## calculator
module calculator #(parameter BCDdigits = 2,parameter cols_count=4,parameter rows_count=4)(
                                                                                          input clk,rst,start,
                                                                                          output [cols_count-1:0] cols,
                                                                                          input [rows_count-1:0] rows,
                                                                                          output reg [7:0] digit1,digit2,digit3,digit4,
                                                                                          output reg sign);
export LEC_CHECK = 0
export ABC_AREA = 1
export CAP_MARGIN = 20
export CELL_PAD_IN_SITES_DETAIL_PLACEMENT = 1
export CELL_PAD_IN_SITES_GLOBAL_PLACEMENT = 3
export CORE_ASPECT_RATIO = 1.54
export CORE_MARGIN = 3
export CORE_UTILIZATION = 40
export CTS_CLUSTER_DIAMETER = 118
export GPL_ROUTABILITY_DRIVEN = 1
export PLACE_DENSITY_LB_ADDON = 0.02
export SLEW_MARGIN = 15
export TNS_END_PERCENT = 35
create_clock -name core_clock -period 94.9 [get_ports {clk}]
run.sh (not shown) runs the stock make flow with config.mk's settings and CLKGATE_MAP_FILE=.
Next try:
- ABC_AREA: 1 -> default
- CELL_PAD_IN_SITES_DETAIL_PLACEMENT: 1 -> default
- CELL_PAD_IN_SITES_GLOBAL_PLACEMENT: 3 -> default
- CORE_ASPECT_RATIO: 1.54 -> default
- CORE_MARGIN: 3 -> 2
- CORE_UTILIZATION: 40 -> 58
- CTS_CLUSTER_DIAMETER: 118 -> default
- GPL_ROUTABILITY_DRIVEN: 1 -> default
- PLACE_DENSITY_LB_ADDON: 0.02 -> default
- SLEW_MARGIN: 15 -> 20
- TNS_END_PERCENT: 35 -> default
- clock period: 94.9 -> 69.7 ns (I/O delays scaled with it)
After rerunning:
- Now the flow reached the layout checks and failed them: setup timing
- hold slack gains 0.040 ns
- register-to-register slack loses 24 ns
- area after synthesis fell by roughly a tenth
- non-clock buffer count goes up by 1476
- cell count decreases by a little under a tenth
- fmax went up slightly
Next try:
- CORE_UTILIZATION: 58 -> 65
- HOLD_SLACK_MARGIN: default -> -0.1
- clock period: 69.7 -> 72.9 ns (I/O delays scaled with it)
Effect:
- The new run completed, yet does not pass: setup timing
- worst setup slack gets better by 2.3 ns
- routed wire length decreases by 8.5%
- utilization drops by 0.94 points
- register-to-register slack gains 2.3 ns
- non-clock buffer count decreases by 919
Next try:
- CORE_UTILIZATION: 65 -> 71
- CTS_CLUSTER_SIZE: default -> 39
- SETUP_SLACK_MARGIN: default -> -1.08
The new run completed, yet does not pass: setup timing.
Sequential share of layout area increases by 0.32 points.
Global-route usage increases by 2.2 points.
Via count decreases by 2.1%.
Final area decreases by 5.1%.

the previous run:
calculator again, from the RTL that the note above started with.
export LEC_CHECK = 0
export CAP_MARGIN = 40
export CORE_ASPECT_RATIO = 1.74
export CORE_MARGIN = 8
export CORE_UTILIZATION = 57
export CTS_CLUSTER_DIAMETER = 187
export CTS_CLUSTER_SIZE = 99
export GPL_ROUTABILITY_DRIVEN = 0
export HOLD_SLACK_MARGIN = 0.25
export SLEW_MARGIN = 0
export TNS_END_PERCENT = 100
create_clock -name core_clock -period 85.0 [get_ports {clk}]
The previous run | status: complete | timing, DRC, antenna: pass
Setup changes, the previous run to the current run
==> flow/config.mk <==
export PLATFORM = sky130hd
export DESIGN_NAME = calculator
export DESIGN_NICKNAME = calculator
export VERILOG_FILES = /design/flow/design.v
export SDC_FILE = /design/flow/constraint.sdc
export NUM_CORES = 4
export LEC_CHECK = 0
export CAP_MARGIN = 20
export CORE_MARGIN = 2
export CORE_UTILIZATION = 40
export GPL_ROUTABILITY_DRIVEN = 0
export SLEW_MARGIN = 20
==> flow/constraint.sdc <==
create_clock -name core_clock -period 52.6 [get_ports {clk}]
set_input_delay 10.5200 -clock core_clock [delete_from_list [all_inputs] [get_ports {clk}]]
set_output_delay 10.5200 -clock core_clock [all_outputs]
set_load 0.01 [all_outputs]
Notes after the runs:
Summary of the current run and the previous run: one run falls short of a clean finish, namely the current run.
On the current run: placed instance count is 1,922 higher than what the previous run gave.
Going from the previous run to the current run, detailed-route wire length grew by a few percent.
On wire length of the first global-routing pass: between the current run and the previous run, it ends up higher for the current run.
Per the comparison of the current run with the previous run, number of antenna diodes shrank by 2; total negative slack went down 1,148,240 ps.

## run 1
Starting RTL as in the previous note.
## calculator
module calculator #(parameter BCDdigits = 2,parameter cols_count=4,parameter rows_count=4)(
                                                                                          input clk,rst,start,
                                                                                          output [cols_count-1:0] cols,
                                                                                          input [rows_count-1:0] rows,
                                                                                          output reg [7:0] digit1,digit2,digit3,digit4,
                                                                                          output reg sign);
Settings: LEC_CHECK=0, ABC_AREA=1, CAP_MARGIN=20, CORE_MARGIN=2, CORE_UTILIZATION=72, CTS_CLUSTER_DIAMETER=400, CTS_CLUSTER_SIZE=95, PLACE_DENSITY_LB_ADDON=0.05, SLEW_MARGIN=20; clock period 76.4 ns.
### run 1 -> run 2
- clearing ABC_AREA, which used to be 1
- swapping 72 for 58 in CORE_UTILIZATION
- clearing CTS_CLUSTER_DIAMETER, which used to be 400
- clearing CTS_CLUSTER_SIZE, which used to be 95
- clearing PLACE_DENSITY_LB_ADDON, which used to be 0.05
- swapping 76.4 for 68.8 in the clock period (ns, I/O delays scaled along)
Findings:
- [run 2] flow finished | final checks: failed | reasons: negative setup slack
- Final area: run 2 vs run 1 up 28%
- Overall chip area (run 2 over run 1): increase, about 8%
- Clock period minus worst slack (run 2 over run 1): increase, 7570 ps
- A cell with the largest stage delay on the worst path of sky130_fd_sc_hd__a211oi_1 is what run 2 shows, while sky130_fd_sc_hd__fa_1 belongs to run 1.
- From run 1 to run 2 the numbers moved as follows: share of the clock period used by the worst path after layout climbed 21 points; post-CTS clock slew at the launch and capture registers of the worst setup and hold paths barely changed.
- Relative to run 1, the placed standard-cell area measured on run 2 has increased by more than 10%.
